run A:
==> flow/design.v (excerpt) <==
module division(input clk, input rst, input start, input [31:0] dividendo, divisor,
                output [31:0] cociente, residuo, output done);
clock: 2.46 ns
lec_check: 0
cap_margin: 20
core_margin: 2
core_utilization: 66
setup_slack_margin: -0.19
slew_margin: 20
run.sh (not shown) runs the stock make flow with config.mk's settings and CLKGATE_MAP_FILE=.
In run A the implementation completed, yet the final layout does not meet the checks, the culprit being negative setup slack.
Inputs modified between run A and run B:
Settings: PLACE_DENSITY now 0.64, previously not set; CTS_CLUSTER_SIZE now 72, previously not set; CORE_UTILIZATION now 72, was 66; ABC_AREA now 1, previously not set.
[summary]
Relative to run A, die width has increased by 1.9% in run B.
Against run A, site row count in run B rose by a few percent.
Summary — delay of the slowest cell on the worst path, run B relative to run A: higher, by 50 ps.
On fraction of power consumed by the clock network, the lower figure sits with run B, not run A.
Run B vs. run A: time the worst path needs with I/O delays and setup went down by 210 ps.
Compared with run A, run B shows a higher number of gates on the worst path with buffers counted.
In summary, run B completed successfully, with a layout that passed the timing, design-rule and antenna checks.
Taking run A as the reference, in run B clock buffer and inverter area fraction after layout went down 0.68 points; power per standard cell area decreased by about 6% relative to the old numbers.
Input-level comparison between run C and run B:
Settings: PLACE_DENSITY changed from 0.64 to 0.95; ABC_AREA removed (was 1); CTS_CLUSTER_SIZE changed from 72 to 14.
## What came out
- From the logs: run C reached the end of the flow and failed the layout checks with negative setup slack.
- Going from run B to run C, the register-to-register slack was found to have gone down by 450 ps.
- Looking only at met2 usage in global routing, and setting everything else aside, the higher value of run B and run C goes to run C.
- Re maximum resistive drop on vdd: run C is 22% up on run B.
- Core utilization on run C is up relative to run B.
- Sort run B and run C by switching share of total power, ascending, and run B comes first.
- Measured against each other, run B and run C differ in area of the mapped netlist, the higher figure coming from run B.
- In the flow results for run B and run C, the share of synthesized area occupied by flip-flops and latches is smaller on run B.
- Power: run C > run B


division again, from the RTL that the note above started with.
export LEC_CHECK = 0
export ABC_AREA = 0
export CAP_MARGIN = 0
export CORE_MARGIN = 2
export CORE_UTILIZATION = 70
export CTS_CLUSTER_DIAMETER = 233
export SETUP_SLACK_MARGIN = 0.73
export SLEW_MARGIN = 20
create_clock -name core_clock -period 2.47 [get_ports {clk}]
The first run stopped in clock tree synthesis (DPL-0038).
Next try:
Settings changed: CAP_MARGIN 0 to 30, SETUP_SLACK_MARGIN 0.73 to 0.51.
Clock period 2.47 ns to 2.63 ns, I/O delays scaled along.
What happened: The changed run passed the timing, design-rule and antenna checks; synthesized area stays the same; synthesized cell count does not change; die size stays the same.
Next try:
Settings changed: CORE_UTILIZATION 70 to 72, CTS_CLUSTER_SIZE set to 81, PLACE_DENSITY_LB_ADDON set to 0.09, SETUP_SLACK_MARGIN 0.51 to -0.15.
Clock period 2.63 ns to 4.9 ns, I/O delays scaled along.
Outcome:
- register-to-register slack gets better by 1800 ps
- clock power decreases by 40%
- total power decreases by 45%
- clock skew barely changes
- wire length decreases by about 16%
- sequential power decreases by 47%
- combinational power decreases by about 60%
- utilization decreases by 1.3 points
- global-route usage decreases by 2.8 points
- final cell count decreases by 3.4%


== v20 ==
Starting RTL as in the previous note.
==> flow/design.v (excerpt) <==
module division(input clk, input rst, input start, input [31:0] dividendo, divisor,
                output [31:0] cociente, residuo, output done);
Settings: LEC_CHECK=0, ABC_AREA=1, CAP_MARGIN=20, CORE_MARGIN=2, CORE_UTILIZATION=58, CTS_CLUSTER_DIAMETER=354, CTS_CLUSTER_SIZE=21, HOLD_SLACK_MARGIN=0.29, PLACE_DENSITY=0.6, SLEW_MARGIN=20; clock period 5.13 ns.
No stage failed in v20, and the final checks on the layout all came back clean.
#### Input delta (v47 over v20)
Settings: HOLD_SLACK_MARGIN: 0.29 -> unset; CTS_CLUSTER_SIZE: 21 -> unset; CORE_UTILIZATION: 58 -> 68; CTS_CLUSTER_DIAMETER: 354 -> unset; SETUP_SLACK_MARGIN: unset -> 0.61; the clock period (ns, I/O delays scaled along): 5.13 -> 2.46.
| v47 | all stages done | FAIL | negative setup slack |. The required arrival time at the worst endpoint in v47 was lower than what v20 gave. In the tables for v47 and v20, routed wire length reads lower with v20. Between v20 and v47, floorplan core area decreased. In v47, peak per-stage delay on the critical path is lower than in v20. Looking only at clock share of power, and setting everything else aside, the lower value of v47 and v20 goes to v47.
For v25, these inputs were changed with respect to v47:
Settings: ABC_AREA no longer set, was 1; CTS_CLUSTER_SIZE now 40, previously not set; PLACE_DENSITY no longer set, was 0.6; SETUP_SLACK_MARGIN now 0.71, was 0.61; CORE_UTILIZATION now 72, was 68.
- FAIL v25 @ 4_1_cts: tool exited with error
- The post-synth area from yosys stat number comes out higher for v47 vs v25.
- v25: count of mapped cells out of synthesis is about 37% lower than what v47 reported.
- Area of the core down about 20% in v25 wrt v47
- Die size: v25 is under v47
- Delta (v25 minus v47): summed instance area of the synthesized netlist went down by 12%; post-synthesis adder-cell area fraction shows an increase of 0.47 points; number of cells in the design after placement fell about 32%.
- The lower simple-gate share of the synthesized area came out of v25.
The following lists how v34 was set up differently from v25:
Settings: PLACE_DENSITY: unset -> 0.37; SETUP_SLACK_MARGIN: 0.71 -> -0.19; CTS_CLUSTER_SIZE: 40 -> unset; CTS_CLUSTER_DIAMETER: unset -> 357.
==> results <==
Status v34: flow complete, layout not clean - negative setup slack
Post-synth tally of flip-flops with integrated enable came out exactly the same in v34 and v25.
In terms of yosys stat chip area, v34 and v25 differ only marginally.
Compared with v25, v34 improves estimated wirelength of the detail-placed design.
As far as placeable core region goes, v25 and v34 are indistinguishable; the numbers are identical.
Diff v25 -> v34 | total instance count after detailed placement | up by a few percent
Sort v34 and v25 by post-placement setup slack, ascending, and v34 comes first.
Here is what was changed in the inputs of v1 compared with v34.
Settings: CORE_UTILIZATION now 69, was 72; PLACE_DENSITY no longer set, was 0.37; SETUP_SLACK_MARGIN now 0.73, was -0.19; CTS_CLUSTER_SIZE now 40, previously not set; CTS_CLUSTER_DIAMETER no longer set, was 357.
Results
v1 vs. v34: count of placed standard cells including taps shows a reduction of 14; post-DP HPWL shows a reduction of 36 microns; mean area per synthesized cell shows no meaningful change.
v1: aborted in 4_1_cts (tool error)
Placed standard-cell area: v1 vs v34 down 33 sq um
Diff v1 and v34: floorplan core density lower in v1
Re setup slack after placement: v1 is 190 ps up on v34.
Diff v34 -> v1: die size has increased, count of standard-cell rows has increased.
> inputs changed (v1 -> v23)
Settings: putting PLACE_DENSITY at 0.6 where nothing was set; clearing CTS_CLUSTER_SIZE, which used to be 40; putting ABC_AREA at 1 where nothing was set; swapping 0.73 for 0.13 in SETUP_SLACK_MARGIN; swapping 69 for 68 in CORE_UTILIZATION.
==> results <==
Of v1 and v23, v1 shows the higher sequential-to-total area share from yosys stat, with v23 below it.
The lower placer's final routability congestion estimate of v1 and v23 is in v23.
On row count: between v1 and v23, it ends up higher for v23.
v1: it failed during 4_1_cts, and the tool reported DPL-0033.
v23 ended with every stage complete and zero timing, DRC or antenna violations.
Looking only at post-synthesis share of cell area spent on and-or and or-and gates, and setting everything else aside, the lower value of v1 and v23 goes to v23.
Compared with v1, in v23 y dimension of the die went up by about 7%, count of mapped cells out of synthesis went up by 59%.
NOTE die area v1->v23 increased by more than 10%
v23 vs v1: detailed-placement wirelength estimate up by more than a quarter
Power and IR drop assume default switching activity.
